==> branch fjord: inputs <==
==> flow/design.v <==
`timescale 1ns / 1ps
module axi_to_apb_bridge (
    input  logic        clk,
    input  logic        rst_n,
    input  logic [31:0] awaddr,
    input  logic        awvalid,
    output logic        awready,
    input  logic [31:0] wdata,
    input  logic        wvalid,
    output logic        wready,
    output logic        bvalid,
    input  logic        bready,
    output logic        PSEL,
    output logic        PENABLE,
    output logic        PWRITE,
    output logic [31:0] PADDR,
    output logic [31:0] PWDATA
);
    typedef enum logic [2:0] {IDLE, SETUP, ACCESS, WAIT_DONE} state_t;
    state_t state;
    logic [31:0] addr_reg;
    int burst_cnt;
    localparam int burst_len = 4;
    always_ff @(posedge clk or negedge rst_n) begin
        if (!rst_n) begin
            state     <= IDLE;
            awready   <= 0;
            wready    <= 0;
            bvalid    <= 0;
            PSEL      <= 0;
            PENABLE   <= 0;
            PWRITE    <= 0;
            PADDR     <= 0;
            PWDATA    <= 0;
            addr_reg  <= 0;
            burst_cnt <= 0;
        end else begin
            case (state)
                IDLE: begin
                    if (awvalid) begin
                        awready <= 1;
                    end
                    if (awvalid && awready) begin
                        addr_reg  <= awaddr;
                        burst_cnt <= 0;
                        awready   <= 0;
                        state     <= SETUP;
                    end
                end
                SETUP: begin
                    if (wvalid) begin
                        wready  <= 1;
                        PADDR   <= addr_reg;
                        PWDATA  <= wdata;
                        PWRITE  <= 1;
                        PSEL    <= 1;
                        state   <= ACCESS;
                    end
                end
                ACCESS: begin
                    wready  <= 0;
                    PENABLE <= 1;
                    state   <= WAIT_DONE;
                end
                WAIT_DONE: begin
                    PENABLE <= 0;
                    PSEL    <= 0;
                    PWRITE  <= 0;
                    burst_cnt <= burst_cnt + 1;
                    addr_reg  <= addr_reg + 4;
                    if (burst_cnt == burst_len - 1) begin
                        bvalid <= 1;
                        state  <= IDLE;
                    end else begin
                        state <= SETUP;
                    end
                end
            endcase
            if (bvalid && bready) begin
                bvalid <= 0;
                awready <= 1;
                burst_cnt  <= 0;
            end
        end
    end
endmodule
==> flow/run.sh <==
#!/bin/bash
# the make line also repeats each setting of config.mk as NAME=value (left out here)
make -C /OpenROAD-flow-scripts/flow DESIGN_CONFIG=/design/flow/config.mk WORK_HOME=/design/flow/orfs CLKGATE_MAP_FILE= finish
==> flow/config.mk <==
export PLATFORM = sky130hd
export DESIGN_NAME = axi_to_apb_bridge
export DESIGN_NICKNAME = axi_to_apb_bridge
export VERILOG_FILES = /design/flow/design.v
export SDC_FILE = /design/flow/constraint.sdc
export NUM_CORES = 4
export LEC_CHECK = 0
export CAP_MARGIN = 0
export CORE_ASPECT_RATIO = 0.5
export CORE_MARGIN = 2
export CORE_UTILIZATION = 61
export GPL_ROUTABILITY_DRIVEN = 0
export MAX_ROUTING_LAYER = met5
export MIN_ROUTING_LAYER = met1
export SLEW_MARGIN = 40
==> flow/constraint.sdc <==
create_clock -name core_clock -period 4.02 [get_ports {clk}]
set_input_delay 0.8040 -clock core_clock [delete_from_list [all_inputs] [get_ports {clk}]]
set_output_delay 0.8040 -clock core_clock [all_outputs]
set_load 0.01 [all_outputs]
==> branch zinc: changes against branch fjord <==
Settings changed: ABC_AREA set to 0, CELL_PAD_IN_SITES_DETAIL_PLACEMENT set to 1, CELL_PAD_IN_SITES_GLOBAL_PLACEMENT set to 3, CORE_ASPECT_RATIO 0.5 to not set, CORE_UTILIZATION 61 to 21, CTS_CLUSTER_SIZE set to 68, GPL_ROUTABILITY_DRIVEN 0 to 1, GPL_TIMING_DRIVEN set to 1, HOLD_SLACK_MARGIN set to 0.28, MAX_ROUTING_LAYER met5 to met4, MIN_ROUTING_LAYER met1 to met2, SLEW_MARGIN 40 to 20.
==> results <==
- Branch fjord went through all stages and came out clean. Branch zinc completed with no timing, DRC or antenna violations.
- Via count: branch zinc is larger than branch fjord (about 33%).
- Maximum frequency: branch zinc is lower than branch fjord (about 1.1%).
- Between branch fjord and branch zinc, the lower register-to-register slack is in branch zinc (gap 0.03 ns).
- Between branch zinc and branch fjord, the lower worst hold slack is in branch fjord (gap 0.028 ns).
- Against branch zinc, the final cell count of branch fjord is smaller by 24%.
- Design area: branch zinc is higher than branch fjord (about 4.3%).
- In synthesized cell count, branch fjord and branch zinc do not differ.

---

==> trial 25 <==
RTL: the design.v shown in full above, as it stands there.
clock: 4.98 ns
lec_check: 0
cap_margin: 30
core_margin: 2
core_utilization: 70
cts_cluster_diameter: 344
cts_cluster_size: 15
gpl_routability_driven: 0
max_routing_layer: met5
min_routing_layer: met1
slew_margin: 10
run.sh (not shown) runs the stock make flow with config.mk's settings and CLKGATE_MAP_FILE=.
==> build 17 (differences from trial 25) <==
--- a/flow/config.mk
+++ b/flow/config.mk
@@ -6,11 +6,13 @@
 export NUM_CORES = 4
 export LEC_CHECK = 0
-export CAP_MARGIN = 30
+export ABC_AREA = 1
+export CAP_MARGIN = 5
 export CORE_MARGIN = 2
-export CORE_UTILIZATION = 70
-export CTS_CLUSTER_DIAMETER = 344
-export CTS_CLUSTER_SIZE = 15
+export CORE_UTILIZATION = 69
+export CTS_CLUSTER_DIAMETER = 195
+export CTS_CLUSTER_SIZE = 49
 export GPL_ROUTABILITY_DRIVEN = 0
 export MAX_ROUTING_LAYER = met5
 export MIN_ROUTING_LAYER = met1
+export PLACE_DENSITY = 0.35
 export SLEW_MARGIN = 10
==> flow/constraint.sdc (replaced) <==
create_clock -name core_clock -period 1.86 [get_ports {clk}]
set_input_delay 0.3720 -clock core_clock [delete_from_list [all_inputs] [get_ports {clk}]]
set_output_delay 0.3720 -clock core_clock [all_outputs]
set_load 0.01 [all_outputs]
==> deck_impl_summary.md <==
Implementation Results

Outcome
  – Status: no timing/DRC/antenna violations

Setup path
  – RR Startpoint: state[0]

Timing
  – Least-Margin Pin Slew: 1140 ps

Finish
  – Layout Utilization: 0.922
  – Layout non-clock buf frac: 0.163
  – Comb area share: 0.359
  – Post-route insts no fill: 913

Routing
  – Met3 WL post-DR: 3.14 mm

Floorplanning
  – Die ar.: 10600 sq um
  – Height of the die: 103 um
  – Core area: 9640 sq um

Power and ir drop
  – Comb pwr share: 0.391

Logic synthesis
  – Unique cell types: 59
  – XOR Share, Synth: 0.0103
  – Adder share: 0.00366
(the above is from trial 25)
==> deck_impl_summary.md <==
Implementation Results

Outcome
  – Status: finished with violations
  – SO Viols: negative setup slack

Power and ir drop
  – Comb pwr share: 0.380

Logic synthesis
  – Unique cell types: 35

Timing
  – Final setup fails: 4
  – Final setup margin: -31.0 ps

Floorplanning
  – Die ar.: between 10000 and 15000 sq um
  – Core area: 10300 sq um
(the above is from build 17)

---

==> inputs of pepper <==
// axi_to_apb_bridge: RTL as listed in full above, without the edits since
clock: 1.86 ns
lec_check: 0
abc_area: 1
cap_margin: 5
core_margin: 2
core_utilization: 71
cts_cluster_diameter: 195
cts_cluster_size: 49
gpl_routability_driven: 0
max_routing_layer: met5
min_routing_layer: met1
place_density: 0.35
slew_margin: 0
==> juniper (differences from pepper) <==
- ABC_AREA: 1 -> default
- CAP_MARGIN: 5 -> 20
- CORE_UTILIZATION: 71 -> 56
- CTS_CLUSTER_DIAMETER: 195 -> default
- CTS_CLUSTER_SIZE: 49 -> default
- GPL_ROUTABILITY_DRIVEN: 0 -> default
- MAX_ROUTING_LAYER: met5 -> default
- MIN_ROUTING_LAYER: met1 -> default
- PLACE_DENSITY: 0.35 -> default
- SETUP_SLACK_MARGIN: default -> 1.9
- SLEW_MARGIN: 0 -> 20
- TNS_END_PERCENT: default -> 15
==> flow/constraint.sdc (replaced) <==
create_clock -name core_clock -period 7.07 [get_ports {clk}]
set_input_delay 1.4140 -clock core_clock [delete_from_list [all_inputs] [get_ports {clk}]]
set_output_delay 1.4140 -clock core_clock [all_outputs]
set_load 0.01 [all_outputs]
==> results <==
Of juniper and pepper, juniper has the higher die size (gap 19%, measured against pepper). Between pepper and juniper, the lower synthesized cell count is in juniper (gap 58%, measured against juniper). juniper went through all stages and came out clean. pepper stopped in 5_1_grt. In pepper the area after synthesis is larger than in juniper, by about 6%.

---

==> build 59 <==
RTL: the design.v shown in full above, as it stands there.
export LEC_CHECK = 0
export CAP_MARGIN = 20
export CORE_MARGIN = 2
export CORE_UTILIZATION = 68
export SLEW_MARGIN = 20
create_clock -name core_clock -period 3.26 [get_ports {clk}]
==> trial 57: changes against build 59 <==
ABC_AREA = 1   (was default)
CORE_UTILIZATION = 71   (was 68)
CTS_CLUSTER_DIAMETER = 200   (was default)
CTS_CLUSTER_SIZE = 68   (was default)
HOLD_SLACK_MARGIN = -0.05   (was default)
PLACE_DENSITY_LB_ADDON = 0.28   (was default)
SLEW_MARGIN = 0   (was 20)
==> flow/constraint.sdc (replaced) <==
create_clock -name core_clock -period 1.84 [get_ports {clk}]
set_input_delay 0.3680 -clock core_clock [delete_from_list [all_inputs] [get_ports {clk}]]
set_output_delay 0.3680 -clock core_clock [all_outputs]
set_load 0.01 [all_outputs]
==> Changelog: implementation <==
### Metrics

* Final clock-cell share at 0.07643
* CTS tree: built
* Status: complete, no violations
* Setup crit start kind: flop
* Post-CTS Resized at 0
* Post-synthesis average cell area at 10.62 µm²
* Comb gates at 457
* Crit-path cells: nand4_1, nor4_1, nand4_1, mux2i_1, a21oi_1
* Worst path required time at 3.71 ns
* Cts hold-fix bufs at 0
-- figures above: build 59

==> Changelog: implementation <==
### Changed

* XOR/XNOR share of the synthesized area at 0.003626
* Post-synthesis average cell area at ~7 µm²
* Stopped at: global routing
* Gr busiest metal: met2
* Post-CTS Resized at 56
* Status: stopped before the end
* Cts hold-fix bufs at 1
* Error: [ERROR GRT-0116] Global routing finished with congestion. Check the congestion regions in the DRC Viewer.
* Mapped Cells at 1018
-- figures above: trial 57


---

==> run Y <==
RTL: the design.v shown in full above, as it stands there.
export LEC_CHECK = 0
export CAP_MARGIN = 30
export CORE_MARGIN = 2
export CORE_UTILIZATION = 61
export CTS_CLUSTER_DIAMETER = 305
export CTS_CLUSTER_SIZE = 98
export GPL_ROUTABILITY_DRIVEN = 0
export MAX_ROUTING_LAYER = met5
export MIN_ROUTING_LAYER = met1
export SLEW_MARGIN = 10
export TNS_END_PERCENT = 20
create_clock -name core_clock -period 4.02 [get_ports {clk}]
==> inputs of run X, as changes to run Y <==
- CAP_MARGIN: 30 -> 20
- CORE_UTILIZATION: 61 -> 67
- CTS_CLUSTER_DIAMETER: 305 -> unset
- CTS_CLUSTER_SIZE: 98 -> 37
- GPL_ROUTABILITY_DRIVEN: 0 -> unset
- MAX_ROUTING_LAYER: met5 -> unset
- MIN_ROUTING_LAYER: met1 -> unset
- SLEW_MARGIN: 10 -> 20
- TNS_END_PERCENT: 20 -> unset
==> flow/constraint.sdc (replaced) <==
create_clock -name core_clock -period 1.81 [get_ports {clk}]
set_input_delay 0.3620 -clock core_clock [delete_from_list [all_inputs] [get_ports {clk}]]
set_output_delay 0.3620 -clock core_clock [all_outputs]
set_load 0.01 [all_outputs]
==> inputs of run K, as changes to run Y <==
- CAP_MARGIN: 30 -> 20
- CORE_UTILIZATION: 61 -> 66
- CTS_CLUSTER_DIAMETER: 305 -> unset
- CTS_CLUSTER_SIZE: 98 -> 68
- GPL_ROUTABILITY_DRIVEN: 0 -> unset
- MAX_ROUTING_LAYER: met5 -> unset
- MIN_ROUTING_LAYER: met1 -> unset
- SLEW_MARGIN: 10 -> 20
- TNS_END_PERCENT: 20 -> unset
==> flow/constraint.sdc (replaced) <==
create_clock -name core_clock -period 2.03 [get_ports {clk}]
set_input_delay 0.4060 -clock core_clock [delete_from_list [all_inputs] [get_ports {clk}]]
set_output_delay 0.4060 -clock core_clock [all_outputs]
set_load 0.01 [all_outputs]
==> inputs of run C, as changes to run Y <==
- CAP_MARGIN: 30 -> 20
- CORE_UTILIZATION: 61 -> 40
- CTS_CLUSTER_DIAMETER: 305 -> unset
- CTS_CLUSTER_SIZE: 98 -> unset
- GPL_ROUTABILITY_DRIVEN: 0 -> unset
- HOLD_SLACK_MARGIN: unset -> -0.04
- MAX_ROUTING_LAYER: met5 -> unset
- MIN_ROUTING_LAYER: met1 -> unset
- SETUP_SLACK_MARGIN: unset -> 1.08
- SLEW_MARGIN: 10 -> 20
- TNS_END_PERCENT: 20 -> unset
==> flow/constraint.sdc (replaced) <==
create_clock -name core_clock -period 5.0 [get_ports {clk}]
set_input_delay 1.0000 -clock core_clock [delete_from_list [all_inputs] [get_ports {clk}]]
set_output_delay 1.0000 -clock core_clock [all_outputs]
set_load 0.01 [all_outputs]
==> summary of the runs <==
Run X died in clock tree synthesis. Run K ran to the end with violations: negative setup slack. Run C completed with no timing, DRC or antenna violations. Run Y passed the timing, design-rule and antenna checks.
The highest via count belongs to run K, the lowest to run C.
In flip-flop count, run C and run K do not differ.
Against run K, the worst setup slack of run Y is higher by 1.5 ns.
Wire length: run C < run Y < run K.
Clock-buffer cell count, lowest first: run C, run K, run Y.
Core utilization, lowest first: run C, run Y, run K.
Die area: run X < run K < run Y < run C.
Between run K and run Y, the lower cell area is in run Y (gap 3.9%, measured against run Y).
First-iteration DRC count, lowest first: run C, run Y, run K.
Hold slack: run C > run K > run Y.
==> figures <==
Power consumed by the clock network: run X -; run Y 1.65 mW; run C 1.31 mW; run K 3.16 mW
Setup slack of the critical path after layout: run X -; run Y 1.37 ns; run C 1.82 ns; run K -0.143 ns
Global router's overall resource usage: run X -; run Y 0.302; run C 0.197; run K 0.427
Multi-input comb cells: run X -; run Y 457; run C 457; run K 457
Top power consumer group: run X -; run Y registers; run C registers; run K combinational cells
Final core area utilization: run X -; run Y 0.819; run C 0.539; run K 0.909
DR DRC count: run X -; run Y 0; run C 0; run K 0
Highest Signal Layer: run X -; run Y met4; run C met4; run K met4
Result of the run: run X aborted with a tool error; run Y finished clean; run C finished clean; run K failed layout checks
Last stage reached: run X clock tree synthesis; run Y -; run C -; run K -
Reasons for failing layout checks: run X -; run Y -; run C -; run K negative setup slack
Maximum fanout along the worst path: run X -; run Y 39; run C 28; run K 8
Stages on worst setup path: run X -; run Y 6; run C 6; run K 6
Effective utilization at floorplan: run X 0.696; run Y 0.627; run C 0.410; run K 0.671
Setup Crit Path Kind: run X -; run Y in -> reg; run C in -> reg; run K reg -> reg
Setup repair after global routing missed its margin: run X -; run Y no; run C no; run K yes
Met3 usage in global routing: run X -; run Y 0.111; run C 0.0679; run K 0.131
Storage element area: run X -; run Y 0.00343 mm²; run C 0.00343 mm²; run K 0.00343 mm²
Post-CTS setup buffer count: run X -; run Y 0; run C 0; run K 0
Startpoint kind of the worst setup timing path: run X -; run Y primary input; run C primary input; run K register
Via count of the first global-routing pass: run X -; run Y 5564; run C 5449; run K 6535
Clock buffer count from CTS: run X -; run Y 17; run C 17; run K 17
Critical path destination: run X -; run Y burst_cnt[20]; run C burst_cnt[11]; run K addr_reg[19]

---

==> build 97: inputs <==
// axi_to_apb_bridge: RTL as listed in full above, without the edits since
make LEC_CHECK=0 ABC_AREA=1 CAP_MARGIN=25 CELL_PAD_IN_SITES_DETAIL_PLACEMENT=0 CORE_ASPECT_RATIO=1.43 CORE_MARGIN=8 CORE_UTILIZATION=55 GPL_ROUTABILITY_DRIVEN=0 GPL_TIMING_DRIVEN=1 MIN_ROUTING_LAYER=met2 SETUP_SLACK_MARGIN=0.34 SLEW_MARGIN=20 finish   # period 4.24 ns
==> build 23 (differences from build 97) <==
Settings changed: ABC_AREA 1 to not set, CAP_MARGIN 25 to 20, CELL_PAD_IN_SITES_DETAIL_PLACEMENT 0 to not set, CORE_ASPECT_RATIO 1.43 to not set, CORE_MARGIN 8 to 2, CORE_UTILIZATION 55 to 60, GPL_ROUTABILITY_DRIVEN 0 to not set, GPL_TIMING_DRIVEN 1 to not set, MIN_ROUTING_LAYER met2 to not set, SETUP_SLACK_MARGIN 0.34 to not set.
==> flow/constraint.sdc (replaced) <==
create_clock -name core_clock -period 2.18 [get_ports {clk}]
set_input_delay 0.4360 -clock core_clock [delete_from_list [all_inputs] [get_ports {clk}]]
set_output_delay 0.4360 -clock core_clock [all_outputs]
set_load 0.01 [all_outputs]
==> trial 24 (differences from build 97) <==
Settings changed: ABC_AREA 1 to not set, CAP_MARGIN 25 to 20, CELL_PAD_IN_SITES_DETAIL_PLACEMENT 0 to not set, CORE_ASPECT_RATIO 1.43 to not set, CORE_MARGIN 8 to 2, CORE_UTILIZATION 55 to 65, CTS_CLUSTER_SIZE set to 37, GPL_ROUTABILITY_DRIVEN 0 to not set, GPL_TIMING_DRIVEN 1 to not set, MIN_ROUTING_LAYER met2 to not set, SETUP_SLACK_MARGIN 0.34 to not set.
==> flow/constraint.sdc (replaced) <==
create_clock -name core_clock -period 1.98 [get_ports {clk}]
set_input_delay 0.3960 -clock core_clock [delete_from_list [all_inputs] [get_ports {clk}]]
set_output_delay 0.3960 -clock core_clock [all_outputs]
set_load 0.01 [all_outputs]
==> notes <==
Routed wire length: trial 24 is larger than build 97 (about 33%).
First-iteration DRC count, highest first: build 97, trial 24, build 23.
In synthesized cell count, build 23 and trial 24 do not differ.
In build 97 the core utilization is lower than in trial 24, by 20 points.
Build 23 completed with no timing, DRC or antenna violations. Trial 24 finished with setup timing left. Build 97 produced a clean layout.
Power and IR drop assume default switching activity.
